==> job 8924 <==
// ml_demodulator
module ml_demodulator(
    i_clk,
    i_reset,
    i_trig,
    i_y_hat,
    i_r,
    i_rd_rdy,
    o_rd_vld,
    o_llr,
    o_hard_bit
);
clock: 5.7 ns
lec_check: 0
cap_margin: 0
core_margin: 2
core_utilization: 72
cts_cluster_diameter: 29
cts_cluster_size: 34
place_density: 0.6
setup_slack_margin: 0.69
slew_margin: 20
run.sh (not shown) runs the stock make flow with config.mk's settings and CLKGATE_MAP_FILE=.
==> inputs of job 9825, as changes to job 8924 <==
==> flow/config.mk (replaced) <==
export PLATFORM = sky130hd
export DESIGN_NAME = ml_demodulator
export DESIGN_NICKNAME = ml_demodulator
export VERILOG_FILES = /design/flow/design.v
export SDC_FILE = /design/flow/constraint.sdc
export NUM_CORES = 4
export LEC_CHECK = 0
export CAP_MARGIN = 20
export CORE_MARGIN = 2
export CORE_UTILIZATION = 69
export CTS_CLUSTER_DIAMETER = 34
export CTS_CLUSTER_SIZE = 43
export SETUP_SLACK_MARGIN = 2.46
export SLEW_MARGIN = 20
==> flow/constraint.sdc (replaced) <==
create_clock -name core_clock -period 8.24 [get_ports {i_clk}]
set_input_delay 1.6480 -clock core_clock [delete_from_list [all_inputs] [get_ports {i_clk}]]
set_output_delay 1.6480 -clock core_clock [all_outputs]
set_load 0.01 [all_outputs]
==> notes <==
- Job 9825 never finished: it broke off in global routing (5_1_grt). Job 8924 aborted during clock tree synthesis (4_1_cts).
- In job 9825 the die size is higher than in job 8924, by 4.3%.
- In area after synthesis, job 8924 and job 9825 do not differ.
- In synthesized cell count, job 8924 and job 9825 do not differ.
==> figures <==
|  | job 9825 | job 8924 |
|---|---|---|
| Routability Congestion | 1.02 | 1.08 |
| Die boundary height | 308 um | 301 um |
| Placed cell areas | 74,900 um^2 | 80,200 um^2 |
| MUX share of area | 7.10% | 7.10% |
| Yosys warns | 19 | 19 |
| Number of instances in the placed design | 9,311 | 9,978 |
| Die outline width | 308 um | 301 um |
| Ys flops | 541 | 541 |
| Post-detailed-placement half-perimeter wirelength | 172,000 um | 199,000 um |
| Result of the run | did not finish | did not finish |
| Failing step | global routing (5_1_grt) | clock tree synthesis (4_1_cts) |
| Std-Cell Core Area | 91,500 um^2 | 88,000 um^2 |
| Count of flip-flops with a built-in enable after synthesis | 0 | 0 |
| Leading register cell type out of synthesis | sky130_fd_sc_hd__dfrtp_1 | sky130_fd_sc_hd__dfrtp_1 |
| Chip area | 94,600 um^2 | 90,700 um^2 |
| Number of input and output port buffers inserted | 212 | 212 |
| FP Core Util | 69.5% | 72.3% |
| Area share, top type | 19.2% | 19.2% |
| Worst slack after detailed placement | -1990 ps | -4190 ps |
| Cell row count | 111 | 109 |
| Distinct cell type count of the synthesized netlist | 91 | 91 |
| Post-synthesis cell count | 7,066 | 7,066 |
| Simple-gate share of the synthesized area | 8.98% | 8.98% |

---

==> branch zinc: inputs <==
Starting RTL as in the previous note.
// ml_demodulator
module ml_demodulator(
    i_clk,
    i_reset,
    i_trig,
    i_y_hat,
    i_r,
    i_rd_rdy,
    o_rd_vld,
    o_llr,
    o_hard_bit
);
make LEC_CHECK=0 CAP_MARGIN=0 CORE_MARGIN=2 CORE_UTILIZATION=72 CTS_CLUSTER_SIZE=34 HOLD_SLACK_MARGIN=-0.08 PLACE_DENSITY=0.6 SETUP_SLACK_MARGIN=1.6 SLEW_MARGIN=20 finish   # period 5.7 ns
==> branch willow (differences from branch zinc) <==
--- a/flow/config.mk
+++ b/flow/config.mk
@@ -7,9 +7,8 @@
 export LEC_CHECK = 0
-export CAP_MARGIN = 0
+export CAP_MARGIN = 20
 export CORE_MARGIN = 2
 export CORE_UTILIZATION = 72
-export CTS_CLUSTER_SIZE = 34
-export HOLD_SLACK_MARGIN = -0.08
-export PLACE_DENSITY = 0.6
-export SETUP_SLACK_MARGIN = 1.6
+export MAX_ROUTING_LAYER = met4
+export PLACE_DENSITY_LB_ADDON = 0.04
+export SETUP_SLACK_MARGIN = 2.77
 export SLEW_MARGIN = 20
==> flow/constraint.sdc (replaced) <==
create_clock -name core_clock -period 9.97 [get_ports {i_clk}]
set_input_delay 1.9940 -clock core_clock [delete_from_list [all_inputs] [get_ports {i_clk}]]
set_output_delay 1.9940 -clock core_clock [all_outputs]
set_load 0.01 [all_outputs]
==> branch violet (differences from branch zinc) <==
--- a/flow/config.mk
+++ b/flow/config.mk
@@ -9,7 +9,5 @@
 export CORE_MARGIN = 2
-export CORE_UTILIZATION = 72
+export CORE_UTILIZATION = 71
 export CTS_CLUSTER_SIZE = 34
-export HOLD_SLACK_MARGIN = -0.08
 export PLACE_DENSITY = 0.6
-export SETUP_SLACK_MARGIN = 1.6
 export SLEW_MARGIN = 20
==> results <==
- Of branch zinc and branch violet, branch violet has the higher die area (gap about 1.4%, measured against branch violet).
- Synthesized area is the same in branch violet and branch zinc.
- Branch zinc did not get past 5_1_grt, error GRT-0116. Branch violet never finished: it broke off in 4_1_cts (DPL-0033). Branch willow produced a layout that fails on setup timing.
- Synthesized cell count is the same in branch violet and branch zinc.

---

==> job 1913 <==
ml_demodulator again, from the RTL that the note above started with.
Settings: LEC_CHECK=0, CAP_MARGIN=15, CORE_ASPECT_RATIO=0.5, CORE_MARGIN=2, CORE_UTILIZATION=72, CTS_CLUSTER_DIAMETER=334, CTS_CLUSTER_SIZE=99, HOLD_SLACK_MARGIN=-0.07, PLACE_DENSITY=0.4, SETUP_SLACK_MARGIN=-0.33, SLEW_MARGIN=20, TNS_END_PERCENT=5; clock period 5.65 ns.
==> job 9109 (differences from job 1913) <==
- CAP_MARGIN: 15 -> 20
- CORE_ASPECT_RATIO: 0.5 -> default
- CTS_CLUSTER_DIAMETER: 334 -> default
- CTS_CLUSTER_SIZE: 99 -> default
- HOLD_SLACK_MARGIN: -0.07 -> default
- PLACE_DENSITY: 0.4 -> default
- SETUP_SLACK_MARGIN: -0.33 -> 2.77
- TNS_END_PERCENT: 5 -> default
==> flow/constraint.sdc (replaced) <==
create_clock -name core_clock -period 9.44 [get_ports {i_clk}]
set_input_delay 1.8880 -clock core_clock [delete_from_list [all_inputs] [get_ports {i_clk}]]
set_output_delay 1.8880 -clock core_clock [all_outputs]
set_load 0.01 [all_outputs]
==> job 7282 (differences from job 1913) <==
- CAP_MARGIN: 15 -> 20
- CORE_ASPECT_RATIO: 0.5 -> default
- CORE_UTILIZATION: 72 -> 16
- CTS_CLUSTER_DIAMETER: 334 -> default
- CTS_CLUSTER_SIZE: 99 -> default
- HOLD_SLACK_MARGIN: -0.07 -> default
- PLACE_DENSITY: 0.4 -> 0.6
- SETUP_SLACK_MARGIN: -0.33 -> default
- TNS_END_PERCENT: 5 -> default
==> flow/constraint.sdc (replaced) <==
create_clock -name core_clock -period 11.8 [get_ports {i_clk}]
set_input_delay 2.3600 -clock core_clock [delete_from_list [all_inputs] [get_ports {i_clk}]]
set_output_delay 2.3600 -clock core_clock [all_outputs]
set_load 0.01 [all_outputs]
==> results <==
| quantity | job 7282 | job 9109 | job 1913 |
|---|---|---|---|
| Outcome | finished clean | finished with violations | did not finish |
| Last stage reached | - | - | global routing |
| Violated checks | - | setup timing | - |
| TritonCTS clock tree | built | built | - |
| Total setup buffers inserted after CTS | 0 | 130 | 76 |
| Number of tap instances | 5,242 | 1,165 | - |
| Insertion delay to the later sink of the worst-skew pair | 720 ps | 690 ps | - |
| Sequential standard cell area | 13,620 µm² | 13,620 µm² | - |
| Die H | 634.5 µm | 301.2 µm | 214.2 µm |
| Routed length on met3 | 10,660 µm | 27,770 µm | - |
| Critical Path Sink | L_min1_r[1][5] | j1_path_r[1][0] | - |
| Fill cells | 43,779 | 4,448 | - |
| Comb/total area | 0.6211 | 0.6611 | - |
| Top Layer Used | met4 | met5 | - |
| DRC violation count after routing | 0 | 0 | - |
| Number of optimization iterations in the first detailed-route pass | 6 | 8 | - |
| Routed vias/inst | 4.030 | 6.693 | - |
| Routed metal-1 wire length | 91,360 µm | 80,920 µm | - |
| Number of logic gates | 5,547 | 5,549 | - |
| Class of the tightest hold or removal check | reg -> reg | reg -> reg | - |
